==> delta: inputs <==
==> flow/design.v <==
module alu(
    output[16 - 1:0] data_out,
	 output 							  valid_out,
	 output 							  cmd_out,
	 input [16 - 1:0] data_in,
	 input 							  valid_in,
	 input 							  cmd_in,
	 output 									 amm_read,
	 output[8 - 1:0] amm_address,
	 input [8 - 1:0] amm_readdata,
	 input 									 amm_waitrequest,
	 input[1:0] 							 amm_response,
	 input clk,
	 input rst_n
    );
	reg[2:0] state;
	reg[5:0] nof_operands; 				 
	reg[3:0] opcode; 						 
	reg[7:0] operand[0:63];				 
	reg error;								 
	reg[11:0] result;						 
	reg[5:0] last_index;					 
	reg[5:0] current_index;				 
	reg[5:0] nof;							 
	reg      first_indirect;			 
	reg[7:0] shiftop1, shiftop2;
	wire[1:0] mod = data_in[9:8];		 
	wire[7:0] operand_dir = data_in[7:0];
	wire[7:0] cur_address = operand[current_index];
	wire      bad_address = (cur_address > 'h0F && cur_address < 'h30) || (cur_address > 'h7F && cur_address < 'hA0);
	wire      payload_beat = valid_in && !cmd_in;
	always @(posedge clk) begin
		if(!rst_n) begin
			state <= 3'd0;
		end
		else begin
		case(state)
			3'd0: begin
						if(cmd_in == 1 && valid_in == 1) begin
							opcode <= data_in[11:8];
							nof_operands <= data_in[5:0];
							nof <= data_in[5:0];
							last_index <= 0;
							current_index <= 0;
							first_indirect <= 0;
							shiftop1 <= 0;
							shiftop2 <= 0;
							error <= 0;
							result <= (data_in[11:8] == 1) ? 12'hFFF : 12'h000;
							state <= 3'd1;
							if(data_in[5:0] == 0) begin
								error <= 1;
								state <= 3'd2;
							end
							if(data_in[5:0] != 1 && (data_in[11:8] == 4 || data_in[11:8] == 5 || data_in[11:8] == 6 || data_in[11:8] == 7)) begin
								error <= 1;
								state <= 3'd2;
							end
							if(data_in[5:0] != 2 && (data_in[11:8] == 8 || data_in[11:8] == 9))
								error <= 1;
						end
			end
			3'd1: begin
						if(payload_beat) begin
							if(mod == 2'b00) begin
								case(opcode)
									0: result <= result + operand_dir;
									1: result <= result & operand_dir;
									2:  result <= result | operand_dir;
									3: result <= result ^ operand_dir;
									4: result <= ~{4'b0, operand_dir};
									5: result <= operand_dir + 12'd1;
									6: result <= operand_dir - 12'd1;
									7: result <= ~{4'b0, operand_dir} + 12'd1;
									8, 9: begin
										if(nof == nof_operands) shiftop1 <= operand_dir;
										else shiftop2 <= operand_dir;
									end
									default: ;
								endcase
							end
							if(mod == 2'b01) begin
								operand[last_index] <= operand_dir;
								last_index <= last_index + 1;
								if(nof == nof_operands) first_indirect <= 1;
							end
							nof <= nof - 1;
							if(nof == 1) begin
								if(error || (last_index == 0 && mod != 2'b01))
									state <= 3'd2;
								else
									state <= 3'd4;
							end
						end
			end
			3'd4: begin
				if(bad_address) begin
					error <= 1;
					state <= 3'd2;
				end
				else if(amm_waitrequest == 0) begin
					if(amm_response != 2'b00) begin
						error <= 1;
						state <= 3'd2;
					end
					else begin
						current_index <= current_index + 1;
						case(opcode)
							0: result <= result + amm_readdata;
							1: result <= result & amm_readdata;
							2:  result <= result | amm_readdata;
							3: result <= result ^ amm_readdata;
							4: result <= ~{4'b0, amm_readdata};
							5: result <= amm_readdata + 12'd1;
							6: result <= amm_readdata - 12'd1;
							7: result <= ~{4'b0, amm_readdata} + 12'd1;
							8, 9: begin
								if(first_indirect && current_index == 0) shiftop1 <= amm_readdata;
								else shiftop2 <= amm_readdata;
							end
							default: ;
						endcase
						if(current_index + 1 == last_index)
							state <= 3'd2;
					end
				end
			end
			3'd2: state <= 3'd3;
			default: state <= 3'd0;
		endcase
		end
	end
	reg[16 - 1:0]  		reg_data_out;
	reg 							  		reg_valid_out;
	reg 							  		reg_cmd_out;
	reg[11:0]                     final_result;
	always @(*) begin
		final_result = result;
		if(opcode == 4 || opcode == 7)
			final_result = {4'b0, result[7:0]};
		if(opcode == 8)
			final_result = {4'b0, shiftop1} >> shiftop2;
		if(opcode == 9)
			final_result = {4'b0, shiftop1 << shiftop2};
		if(error == 1)
			final_result = 12'hBAD;
		reg_data_out = 0;
		reg_valid_out = 0;
		reg_cmd_out = 0;
		if(state == 3'd2) begin
			reg_data_out[4] = error;
			reg_data_out[3:0] = opcode;
			reg_valid_out = 1;
			reg_cmd_out = 1;
		end
		if(state == 3'd3) begin
			reg_data_out[11:0] = final_result;
			reg_valid_out = 1;
		end
	end
	assign data_out = reg_data_out;
	assign valid_out = reg_valid_out;
	assign cmd_out = reg_cmd_out;
	assign amm_address = cur_address;
	assign amm_read = (state == 3'd4) && !bad_address;
endmodule
==> flow/run.sh <==
#!/bin/bash
# the make line also repeats each setting of config.mk as NAME=value (left out here)
make -C /OpenROAD-flow-scripts/flow DESIGN_CONFIG=/design/flow/config.mk WORK_HOME=/design/flow/orfs CLKGATE_MAP_FILE= finish
==> flow/config.mk <==
export PLATFORM = sky130hd
export DESIGN_NAME = alu
export DESIGN_NICKNAME = alu
export VERILOG_FILES = /design/flow/design.v
export SDC_FILE = /design/flow/constraint.sdc
export NUM_CORES = 4
export LEC_CHECK = 0
export ABC_AREA = 1
export CAP_MARGIN = 20
export CORE_MARGIN = 2
export CORE_UTILIZATION = 71
export CTS_CLUSTER_DIAMETER = 371
export CTS_CLUSTER_SIZE = 10
export PLACE_DENSITY = 0.6
export SETUP_SLACK_MARGIN = 0.72
export SLEW_MARGIN = 20
==> flow/constraint.sdc <==
create_clock -name core_clock -period 3.95 [get_ports {clk}]
set_input_delay 0.7900 -clock core_clock [delete_from_list [all_inputs] [get_ports {clk}]]
set_output_delay 0.7900 -clock core_clock [all_outputs]
set_load 0.01 [all_outputs]
==> tundra: changes against delta <==
Settings changed: ABC_AREA 1 to not set, CORE_UTILIZATION 71 to 66, CTS_CLUSTER_DIAMETER 371 to not set, CTS_CLUSTER_SIZE 10 to not set, SETUP_SLACK_MARGIN 0.72 to not set.
==> flow/constraint.sdc (replaced) <==
create_clock -name core_clock -period 10.1 [get_ports {clk}]
set_input_delay 2.0200 -clock core_clock [delete_from_list [all_inputs] [get_ports {clk}]]
set_output_delay 2.0200 -clock core_clock [all_outputs]
set_load 0.01 [all_outputs]
==> juniper: changes against delta <==
Settings changed: ABC_AREA 1 to not set, CORE_UTILIZATION 71 to 22, CTS_CLUSTER_DIAMETER 371 to not set, CTS_CLUSTER_SIZE 10 to not set, SETUP_SLACK_MARGIN 0.72 to not set.
==> flow/constraint.sdc (replaced) <==
create_clock -name core_clock -period 7.02 [get_ports {clk}]
set_input_delay 1.4040 -clock core_clock [delete_from_list [all_inputs] [get_ports {clk}]]
set_output_delay 1.4040 -clock core_clock [all_outputs]
set_load 0.01 [all_outputs]
==> results <==
|  | juniper | tundra | delta |
|---|---|---|---|
| Standard-cell row count | 127 | 73 | 71 |
| Area taken by flip-flops and latches | 17,300 µm² | 17,300 µm² | 17,300 µm² |
| FA/HA/MAJ Cells, Area Fraction | 2.22% | 2.22% | 2.17% |
| Outcome | timing/DRC/antenna clean | timing/DRC/antenna clean | failed layout checks |
| Layout check failures | - | - | setup timing |
| Chip area estimate from yosys synthesis | 26,700 µm² | 26,700 µm² | 27,200 µm² |
| Post-synthesis mux area share | 13.7% | 13.7% | 0% |
| Crit path required time | 5.62 ns | 8.08 ns | 3.16 ns |
| Yosys stat cell total | 1,730 | 1,730 | 2,614 |
| Synthesized instance count | 1,730 | 1,730 | 2,614 |
| Top-area cell type share of the netlist area | 64.2% | 64.2% | 63.0% |
| Cell area reported after detailed placement | 28,900 µm² | 27,500 µm² | 28,600 µm² |
| Fin nets | 1,850 | 1,834 | 2,892 |
| TritonRoute pass-1 iters | 5 | 8 | 10 |
| Post-detailed-route via-to-cell ratio | 4.57 | 6.91 | 7.39 |
| Slack of the worst reg-to-reg path | 2.03 ns | 4.85 ns | 0.44 ns |
| Inverters | 51 | 51 | 154 |
| Final routed wire length divided by cell count | 20.1 µm | 28.5 µm | 31.0 µm |
